## v54
==> flow/design.v (excerpt) <==
module ahb_to_apb_bridge
#(
        parameter AHB_AW = 32,
        parameter APB_AW = 32,
        parameter AHB_DW = 32,
        parameter APB_DW = 8,
        parameter FIFO_SIZE = 8
)
(
        HCLK,        
        HRESETn,     
        HADDR,       
        HSIZE,       
        HWDATA,      
        HWRITE,      
        HRDATA,      
        HREADY,      
        HRESP,       
        HSELAPB,     
        PADDR,       
        PSEL,        
        PENABLE,     
        PWRITE,      
        PWDATA,      
        PRDATA,      
        PREADY,      
        PSLVERR      
);
localparam RATIO = AHB_DW / APB_DW;
input                   HCLK;
input                   HRESETn;
input [(AHB_AW-1):0]    HADDR;
input [2:0]             HSIZE;
input [(AHB_DW-1):0]    HWDATA;
input                   HWRITE;
input                   HSELAPB;
output [(AHB_DW-1):0]   HRDATA;
output                  HREADY;
output                  HRESP;
input [(APB_DW-1):0]    PRDATA;
input                   PREADY;
input                   PSLVERR;
output [(APB_AW-1):0]   PADDR;
  ...
make LEC_CHECK=0 ABC_AREA=1 CAP_MARGIN=20 CELL_PAD_IN_SITES_GLOBAL_PLACEMENT=0 CORE_ASPECT_RATIO=0.87 CORE_MARGIN=2 CORE_UTILIZATION=72 CTS_CLUSTER_DIAMETER=42 CTS_CLUSTER_SIZE=29 MAX_ROUTING_LAYER=met4 PLACE_DENSITY=0.64 SETUP_SLACK_MARGIN=-0.28 SLEW_MARGIN=20 finish   # period 2.91 ns
run.sh (not shown) runs the stock make flow with config.mk's settings and CLKGATE_MAP_FILE=.
v54 finished all stages; however, its layout fails the closing checks, the failures being negative setup slack.
The inputs of v29 differ from those of v54 as listed below.
Settings: CORE_MARGIN: 2 -> 9; CORE_ASPECT_RATIO: 0.87 -> 1.44; PLACE_DENSITY: 0.64 -> unset; PLACE_DENSITY_LB_ADDON: unset -> 0.25; ABC_AREA: 1 -> 0; SETUP_SLACK_MARGIN: -0.28 -> unset; the clock period (ns, I/O delays scaled along): 2.91 -> 8.84.
## What came out
v29 finished every stage and its layout cleared the timing, DRC and antenna checks. v54 ran in full, but the layout does not pass; the checks complain about negative setup slack. Sequential cell area share, v54 and v29: larger value in v29. Against v54, v29 comes in 3.9 points lower on fraction of the core area covered by cells at the end of the flow. Lower length of routed met2 wiring goes to v29 over v54.
Modified inputs, v21 compared to v29
Settings: changing CTS_CLUSTER_DIAMETER from 42 to 355; changing CORE_MARGIN from 9 to 2; changing CORE_ASPECT_RATIO from 1.44 to 0.89; changing ABC_AREA from 0 to 1; setting PLACE_DENSITY to 0.42 for the first time; removing PLACE_DENSITY_LB_ADDON (formerly 0.25); changing the clock period (ns, I/O delays scaled along) from 8.84 to 2.94.
Results
From v29 to v21 the numbers moved as follows: least setup slack across all paths after layout went down, met1 usage in global routing went up, overall routing resource usage went up. Per the comparison of v21 with v29, final cell count without fillers grew by 59%, cell count after placement grew by about 60%. Summary across v29 and v21: the single failing run is v21. Status v21: flow complete, layout not clean - negative setup slack. Route | v21 vs v29 | wire longer in v21. Looking at internal portion of total power, v21 sits about 260% higher than v29 does. Relative to v29, routed wire length on met2 has gone up in v21. Sort v29 and v21 by fraction of power consumed by sequential logic, ascending, and v21 comes first.

* * *

ahb_to_apb_bridge again, from the RTL that the note above started with.
Design ahb_to_apb_bridge, start of the top module:
module ahb_to_apb_bridge
#(
        parameter AHB_AW = 32,
        parameter APB_AW = 32,
        parameter AHB_DW = 32,
        parameter APB_DW = 8,
        parameter FIFO_SIZE = 8
)
(
        HCLK,        
        HRESETn,     
        HADDR,       
        HSIZE,       
        HWDATA,      
        HWRITE,      
        HRDATA,      
        HREADY,      
        HRESP,       
        HSELAPB,     
        PADDR,       
        PSEL,        
        PENABLE,     
        PWRITE,      
        PWDATA,      
        PRDATA,      
        PREADY,      
        PSLVERR      
);
==> flow/config.mk <==
export PLATFORM = sky130hd
export DESIGN_NAME = ahb_to_apb_bridge
export DESIGN_NICKNAME = ahb_to_apb_bridge
export VERILOG_FILES = /design/flow/design.v
export SDC_FILE = /design/flow/constraint.sdc
export NUM_CORES = 4
export LEC_CHECK = 0
export ABC_AREA = 1
export CAP_MARGIN = 20
export CORE_ASPECT_RATIO = 1.33
export CORE_MARGIN = 2
export CORE_UTILIZATION = 72
export CTS_CLUSTER_DIAMETER = 345
export CTS_CLUSTER_SIZE = 10
export PLACE_DENSITY = 0.42
export SLEW_MARGIN = 20
==> flow/constraint.sdc <==
create_clock -name core_clock -period 2.37 [get_ports {HCLK}]
set_input_delay 0.4740 -clock core_clock [delete_from_list [all_inputs] [get_ports {HCLK}]]
set_output_delay 0.4740 -clock core_clock [all_outputs]
set_load 0.01 [all_outputs]
The first run failed in global routing (5_1_grt) on GRT-0232.
Change:
- CTS_CLUSTER_SIZE: 10 -> unset
The new run finished but failed the layout checks on setup timing; die area is unchanged; synthesized cell count is unchanged; area after synthesis is unchanged.
Change:
- ABC_AREA: 1 -> unset
- CORE_ASPECT_RATIO: 1.33 -> unset
- CTS_CLUSTER_DIAMETER: 345 -> 352
- CTS_CLUSTER_SIZE: unset -> 31
- PLACE_DENSITY: 0.42 -> unset
- clock period: 2.37 -> 2.9 ns (I/O delays scaled with it)
=> The new run reached the layout checks and failed them: setup timing; combinational power came out lower by 84%; wire length came out lower by 44%; final cell count is lower by 37%; setup slack improved by 0.71 ns; total power drops by 59%.
Change:
- ABC_AREA: unset -> 1
- CAP_MARGIN: 20 -> 0
- CELL_PAD_IN_SITES_GLOBAL_PLACEMENT: unset -> 0
- CORE_ASPECT_RATIO: unset -> 0.87
- CTS_CLUSTER_DIAMETER: 352 -> 42
- CTS_CLUSTER_SIZE: 31 -> 29
- HOLD_SLACK_MARGIN: unset -> -0.09
- MAX_ROUTING_LAYER: unset -> met4
- PLACE_DENSITY: unset -> 0.64
- SETUP_SLACK_MARGIN: unset -> -0.28
The changed run finished but fails on setup timing.
Synthesized area grows by 4.9%.
Register-to-register slack gets worse by 0.36 ns.
Die size went up by 4.9%.
Clock power came out higher by 79%.
Core utilization increases by 2.2 points.
Sequential power rises by about 20%.
Final area went up by 7.8%.
Maximum frequency came out higher by 6.9%.
Change:
- ABC_AREA: 1 -> unset
- CAP_MARGIN: 0 -> 35
- CELL_PAD_IN_SITES_GLOBAL_PLACEMENT: 0 -> unset
- CORE_ASPECT_RATIO: 0.87 -> unset
- CTS_CLUSTER_DIAMETER: 42 -> 93
- CTS_CLUSTER_SIZE: 29 -> unset
- MAX_ROUTING_LAYER: met4 -> unset
- SETUP_SLACK_MARGIN: -0.28 -> -0.27
=> The new run finished but failed the layout checks on setup timing; register-to-register slack gets better by 0.15 ns; routed wire length goes down by 17%; power drops by 32%; critical path depth falls by 1; first-iteration DRC count falls by 37%; non-clock buffer count is unchanged; area after synthesis shrinks by 4.7%; sequential power came out lower by about 10%.
Change:
- ABC_AREA: unset -> 1
- CAP_MARGIN: 35 -> 20
- CTS_CLUSTER_DIAMETER: 93 -> unset
- HOLD_SLACK_MARGIN: -0.09 -> unset
- PLACE_DENSITY: 0.64 -> 0.42
- SETUP_SLACK_MARGIN: -0.27 -> unset
- clock period: 2.9 -> 2.77 ns (I/O delays scaled with it)
=>
- The new run reached the layout checks and failed them: setup timing
- area after synthesis climbs by 4.9%
- global-route usage is higher by 7.5 points
- wire length rises by 55%
- via count came out higher by 61%
- power climbs by 71%
- setup slack gets worse by 0.062 ns
- hold slack is worse by 0.0085 ns
- cell count is higher by 55%
- utilization is higher by 2.5 points
- cell area climbs by 8.3%
Power and IR drop assume default switching activity.
